==> inputs of wip/yarrow <==
==> flow/design.v <==
`timescale 1ns / 1ps
module booth(
    input clk,
    input load,
    input reset,
    input [31:0] M,  
    input [31:0] Q,  
    output reg [63:0] P,  
    output done           
    );
    reg signed [63:0] A;                
    reg signed [31:0] Q_temp;            
    reg signed [31:0] M_temp;            
    reg [4:0] Count;                       
    reg Q_minus_one;                     
    always @(posedge clk)
    begin
        if (reset == 1) 
        begin
            A = 64'b0;
            Q_minus_one = 0;
            P = 64'b0;
            Q_temp = 32'b0;
            M_temp = 32'b0;
            Count = 5'd16;
        end
        else if (load == 1)
        begin
            Q_temp = Q;
            M_temp = M;
            A = 64'b0;    
            Q_minus_one = 0;  
            Count = 5'd16;    
        end
        else if (Count > 5'd0)
        begin
            case ({Q_temp[1:0], Q_minus_one})
                3'b000, 3'b111:   
                    begin
                    end
                3'b001, 3'b010:   
                    begin
                        A = A + {{32{M_temp[31]}}, M_temp};
                    end
                3'b011:   
                    begin
                        A = A + ({{32{M_temp[31]}}, M_temp} << 1); 
                    end
                3'b100:   
                    begin
                        A = A - ({{32{M_temp[31]}}, M_temp} << 1); 
                    end
                3'b101, 3'b110:   
                    begin
                        A = A - {{32{M_temp[31]}}, M_temp}; 
                    end
            endcase
            Q_minus_one = Q_temp[1];
            Q_temp = {A[1:0], Q_temp[31:2]};   
            A = {A[63], A[63:2]};   
            Count = Count - 1'b1;
        end
        else
        begin
            Count = 5'b0;
        end
        P = {A[31:0], Q_temp};
    end
    assign done = (Count == 5'd0);
endmodule
==> flow/run.sh <==
#!/bin/bash
# the make line also repeats each setting of config.mk as NAME=value (left out here)
make -C /OpenROAD-flow-scripts/flow DESIGN_CONFIG=/design/flow/config.mk WORK_HOME=/design/flow/orfs CLKGATE_MAP_FILE= finish
==> flow/config.mk <==
export PLATFORM = sky130hd
export DESIGN_NAME = booth
export DESIGN_NICKNAME = booth
export VERILOG_FILES = /design/flow/design.v
export SDC_FILE = /design/flow/constraint.sdc
export NUM_CORES = 4
export LEC_CHECK = 0
export ABC_AREA = 0
export CAP_MARGIN = 40
export CORE_MARGIN = 2
export CORE_UTILIZATION = 72
export CTS_CLUSTER_DIAMETER = 391
export CTS_CLUSTER_SIZE = 98
export PLACE_DENSITY = 0.86
export SLEW_MARGIN = 20
export TNS_END_PERCENT = 15
==> flow/constraint.sdc <==
create_clock -name core_clock -period 4.39 [get_ports {clk}]
set_input_delay 0.8780 -clock core_clock [delete_from_list [all_inputs] [get_ports {clk}]]
set_output_delay 0.8780 -clock core_clock [all_outputs]
set_load 0.01 [all_outputs]
==> inputs of wip/garnet, as changes to wip/yarrow <==
==> flow/config.mk (replaced) <==
export PLATFORM = sky130hd
export DESIGN_NAME = booth
export DESIGN_NICKNAME = booth
export VERILOG_FILES = /design/flow/design.v
export SDC_FILE = /design/flow/constraint.sdc
export NUM_CORES = 4
export LEC_CHECK = 0
export CAP_MARGIN = 20
export CORE_MARGIN = 2
export CORE_UTILIZATION = 40
export CTS_CLUSTER_DIAMETER = 393
export CTS_CLUSTER_SIZE = 98
export SLEW_MARGIN = 20
export TNS_END_PERCENT = 5
==> flow/constraint.sdc (replaced) <==
create_clock -name core_clock -period 10.0 [get_ports {clk}]
set_input_delay 2.0000 -clock core_clock [delete_from_list [all_inputs] [get_ports {clk}]]
set_output_delay 2.0000 -clock core_clock [all_outputs]
set_load 0.01 [all_outputs]
==> inputs of wip/pepper, as changes to wip/yarrow <==
==> flow/config.mk (replaced) <==
export PLATFORM = sky130hd
export DESIGN_NAME = booth
export DESIGN_NICKNAME = booth
export VERILOG_FILES = /design/flow/design.v
export SDC_FILE = /design/flow/constraint.sdc
export NUM_CORES = 4
export LEC_CHECK = 0
export CAP_MARGIN = 20
export CORE_MARGIN = 2
export CORE_UTILIZATION = 24
export SLEW_MARGIN = 20
==> flow/constraint.sdc (replaced) <==
create_clock -name core_clock -period 6.53 [get_ports {clk}]
set_input_delay 1.3060 -clock core_clock [delete_from_list [all_inputs] [get_ports {clk}]]
set_output_delay 1.3060 -clock core_clock [all_outputs]
set_load 0.01 [all_outputs]
==> inputs of wip/umber, as changes to wip/yarrow <==
--- a/flow/config.mk
+++ b/flow/config.mk
@@ -7,9 +7,7 @@
 export LEC_CHECK = 0
-export ABC_AREA = 0
-export CAP_MARGIN = 40
+export CAP_MARGIN = 20
 export CORE_MARGIN = 2
 export CORE_UTILIZATION = 72
-export CTS_CLUSTER_DIAMETER = 391
-export CTS_CLUSTER_SIZE = 98
-export PLACE_DENSITY = 0.86
+export CTS_CLUSTER_DIAMETER = 199
+export CTS_CLUSTER_SIZE = 95
 export SLEW_MARGIN = 20
==> flow/constraint.sdc (replaced) <==
create_clock -name core_clock -period 5.23 [get_ports {clk}]
set_input_delay 1.0460 -clock core_clock [delete_from_list [all_inputs] [get_ports {clk}]]
set_output_delay 1.0460 -clock core_clock [all_outputs]
set_load 0.01 [all_outputs]
==> results <==
- wip/yarrow aborted during 4_1_cts. wip/pepper went through all stages and came out clean. wip/garnet finished with timing, DRC and antenna clean. wip/umber produced a layout that fails on negative setup slack.
- The lowest utilization belongs to wip/pepper, the highest to wip/umber.
- Synthesized area is the same in wip/pepper and wip/garnet.
- Register-to-register slack, lowest first: wip/umber, wip/pepper, wip/garnet.
- The lowest total power belongs to wip/garnet, the highest to wip/umber.
==> figures <==
metric                                                            wip/umber      wip/yarrow      wip/garnet      wip/pepper
Highest Clock Rate                                                0.190 GHz               -       0.156 GHz       0.169 GHz
DRC                                                                       0               -               0               0
Clk pin slew, worst setup/hold paths                                  70 ps               -           80 ps           70 ps
Uppermost signal routing layer after detailed routing                  met5               -            met4            met4
Clock tree buffer depth                                                   2               -               2               2
Core Util, Final                                                      84.3%               -           45.3%           27.9%
Setup slack at placement                                            29.3 ps        -1030 ps         3750 ps          818 ps
Antenna violations before repair                                          3               -               0               0
Critical path origin                                              M_temp[3]               -       M_temp[3]       M_temp[3]
Status                                                      failed layout checks  did not finish  finished clean  finished clean
Failing step                                                              -         4_1_cts               -               -
Layout check failures                                  negative setup slack               -               -               -
Power figures rest on the tool's default switching activity, not on a simulated workload.
